## main
module main(
    input wire clk,
    input wire rst,
    input wire [3:0] sensor,
    input wire [2:0] sw,
    output wire [1:0] servo
    );
For scale: ~2100 cells after synthesis, ~180 flip-flops, about 0.017 mm^2 of cells after synthesis.
Settings: LEC_CHECK=0, CAP_MARGIN=5, CORE_ASPECT_RATIO=0.96, CORE_MARGIN=2, CORE_UTILIZATION=72, CTS_CLUSTER_DIAMETER=244, HOLD_SLACK_MARGIN=0.29, MAX_ROUTING_LAYER=met5, PLACE_DENSITY=0.64, SETUP_SLACK_MARGIN=-0.69, SLEW_MARGIN=20, TNS_END_PERCENT=55; clock period 9.38 ns.
run.sh (not shown) runs the stock make flow with config.mk's settings and CLKGATE_MAP_FILE=.
The starting point never finished: it broke off in 5_1_grt.
==> next run, changes <==
==> flow/config.mk (replaced) <==
export PLATFORM = sky130hd
export DESIGN_NAME = main
export DESIGN_NICKNAME = main
export VERILOG_FILES = /design/flow/design.v
export SDC_FILE = /design/flow/constraint.sdc
export NUM_CORES = 4
export LEC_CHECK = 0
export ABC_AREA = 1
export CAP_MARGIN = 20
export CORE_MARGIN = 2
export CORE_UTILIZATION = 72
export CTS_CLUSTER_SIZE = 51
export HOLD_SLACK_MARGIN = 0.29
export PLACE_DENSITY_LB_ADDON = 0.01
export SLEW_MARGIN = 20
==> flow/constraint.sdc (replaced) <==
create_clock -name core_clock -period 11.0 [get_ports {clk}]
set_input_delay 2.2000 -clock core_clock [delete_from_list [all_inputs] [get_ports {clk}]]
set_output_delay 2.2000 -clock core_clock [all_outputs]
set_load 0.01 [all_outputs]
What happened: With this change the flow reached the layout checks and failed them: negative setup slack. Synthesized area falls by 2.6%. Die size goes down by 2.5%. Synthesized cell count goes up by 16%.

* * *

== ember ==
main again, from the RTL that the note above started with.
make LEC_CHECK=0 ABC_AREA=1 CAP_MARGIN=20 CORE_MARGIN=2 CORE_UTILIZATION=72 CTS_CLUSTER_SIZE=79 PLACE_DENSITY_LB_ADDON=0.04 SLEW_MARGIN=20 TNS_END_PERCENT=70 finish   # period 11.4 ns
ember -> stages 100% | layout checks FAIL | negative setup slack
## Diff of input files: willow against ember
Settings: PLACE_DENSITY_LB_ADDON no longer set, was 0.04; CTS_CLUSTER_SIZE now 98, was 79; TNS_END_PERCENT no longer set, was 70; the clock period (ns, I/O delays scaled along) now 11.3, was 11.4.
willow finished all stages; layout check result: FAIL, due to negative setup slack. Changes observed in willow relative to ember: number of ordinary and repair buffers in the finished layout now larger, total via count after detailed routing moved up, detailed router's first-iteration violation count up 969. Number of CTS-inserted buffers: willow vs ember identical. For willow, the beginning of the critical path was my_pid.error_dif[2]$_SDFFE_PP0P_, unlike ember, where it was my_pid.error_dif[1]$_SDFFE_PP0P_.
diff inputs: willow => zinc
Settings: CTS_CLUSTER_SIZE now 99, was 98; the clock period (ns, I/O delays scaled along) now 12.7, was 11.3.
==> comparison <==
- In summary, zinc completed successfully, with a layout that passed the timing, DRC and antenna checks.
- Wire: zinc routes less than willow
- Summary — global-route track usage on met3, zinc relative to willow: lower, by 0.20 points.
- The higher shortest clock period the worst path allows after layout of zinc and willow is in willow.
- zinc vs. willow: total global-route track usage down 1.0 points, worst setup slack up 3.30 ns, non-clock buffer count down 151, critical path depth flat.
Modified inputs, raven compared to zinc
Settings: a deleted CTS_CLUSTER_SIZE that had been 99; a deleted ABC_AREA that had been 1; a change of CORE_UTILIZATION from 72 to 40; a change of the clock period (ns, I/O delays scaled along) from 12.7 to 14.0.
Findings:
- Summary of raven over zinc: wire length of the first global-routing pass increased 5.5%, period utilization shows an increase of 1.9 points, count of multi-input gates down about 5.5%.
- Critical path depth: raven vs zinc down 44%
- In raven, the maximum number of pins on one net before global-route repair came out 23 below the value in zinc.
- On post-DP HPWL: between zinc and raven, it ends up lower for zinc.
- Route | raven vs zinc | wire longer in raven
- Xor and xnor area share after synthesis: lower on zinc
- Cmp raven vs zinc: post-cts gate resize count lower in raven

* * *

main again, from the RTL that the note above started with.
Settings: LEC_CHECK=0, ABC_AREA=0, CAP_MARGIN=35, CELL_PAD_IN_SITES_DETAIL_PLACEMENT=1, CORE_ASPECT_RATIO=0.6, CORE_MARGIN=2, CORE_UTILIZATION=67, CTS_CLUSTER_DIAMETER=349, CTS_CLUSTER_SIZE=78, GPL_TIMING_DRIVEN=0, HOLD_SLACK_MARGIN=-0.0, MAX_ROUTING_LAYER=met5, MIN_ROUTING_LAYER=met2, PLACE_DENSITY_LB_ADDON=0.27, SETUP_SLACK_MARGIN=2.74, SLEW_MARGIN=35, TNS_END_PERCENT=35; clock period 10.6 ns.
The baseline failed in detailed placement (3_5_place_dp) (DPL-0033).
Then changed:
Settings changed: ABC_AREA 0 to not set, CELL_PAD_IN_SITES_DETAIL_PLACEMENT 1 to not set, CORE_ASPECT_RATIO 0.6 to 0.8, CORE_UTILIZATION 67 to 20, CTS_CLUSTER_DIAMETER 349 to 130, CTS_CLUSTER_SIZE 78 to 36, GPL_TIMING_DRIVEN 0 to not set, MIN_ROUTING_LAYER met2 to not set, SETUP_SLACK_MARGIN 2.74 to -1.07, SLEW_MARGIN 35 to 20, TNS_END_PERCENT 35 to 55.
Clock period 10.6 ns to 10.7 ns, I/O delays scaled along.
After rerunning:
- The new run reached the layout checks and failed them: setup timing
- die size went up to 3.3 times its value
- area after synthesis does not change
- synthesized cell count stays the same
Then changed:
Settings changed: ABC_AREA set to 1, CORE_UTILIZATION 20 to 48, CTS_CLUSTER_SIZE 36 to 90, SETUP_SLACK_MARGIN -1.07 to not set, TNS_END_PERCENT 55 to 5.
The changed run reached the layout checks and failed them: setup timing.
Via count goes up by 0.35%.
Die size fell by 59%.
Routed wire length drops by 20%.
Synthesized cell count goes up by 16%.
Core utilization came out higher by 31 points.
Area after synthesis fell by 2.6%.
Setup slack improved by 1.1 ns.
Count of clock-buffer cells in the layout increases by 2.
Cell area decreases by about 13%.
Then changed:
Settings changed: ABC_AREA 1 to not set, CAP_MARGIN 35 to 20, CORE_ASPECT_RATIO 0.8 to not set, CORE_UTILIZATION 48 to 46, CTS_CLUSTER_DIAMETER 130 to not set, CTS_CLUSTER_SIZE 90 to not set, HOLD_SLACK_MARGIN -0.0 to not set, MAX_ROUTING_LAYER met5 to not set, PLACE_DENSITY_LB_ADDON 0.27 to not set, TNS_END_PERCENT 5 to not set.
Clock period 10.7 ns to 7.18 ns, I/O delays scaled along.
The new run ran to the end with violations: setup timing.
Synthesized cell count came out lower by about a fifth.
Register-to-register slack degrades by 4.3 ns.
Sequential cell count does not change.
Non-clock buffer count came out higher by 194.
Design area came out higher by about a fifth.
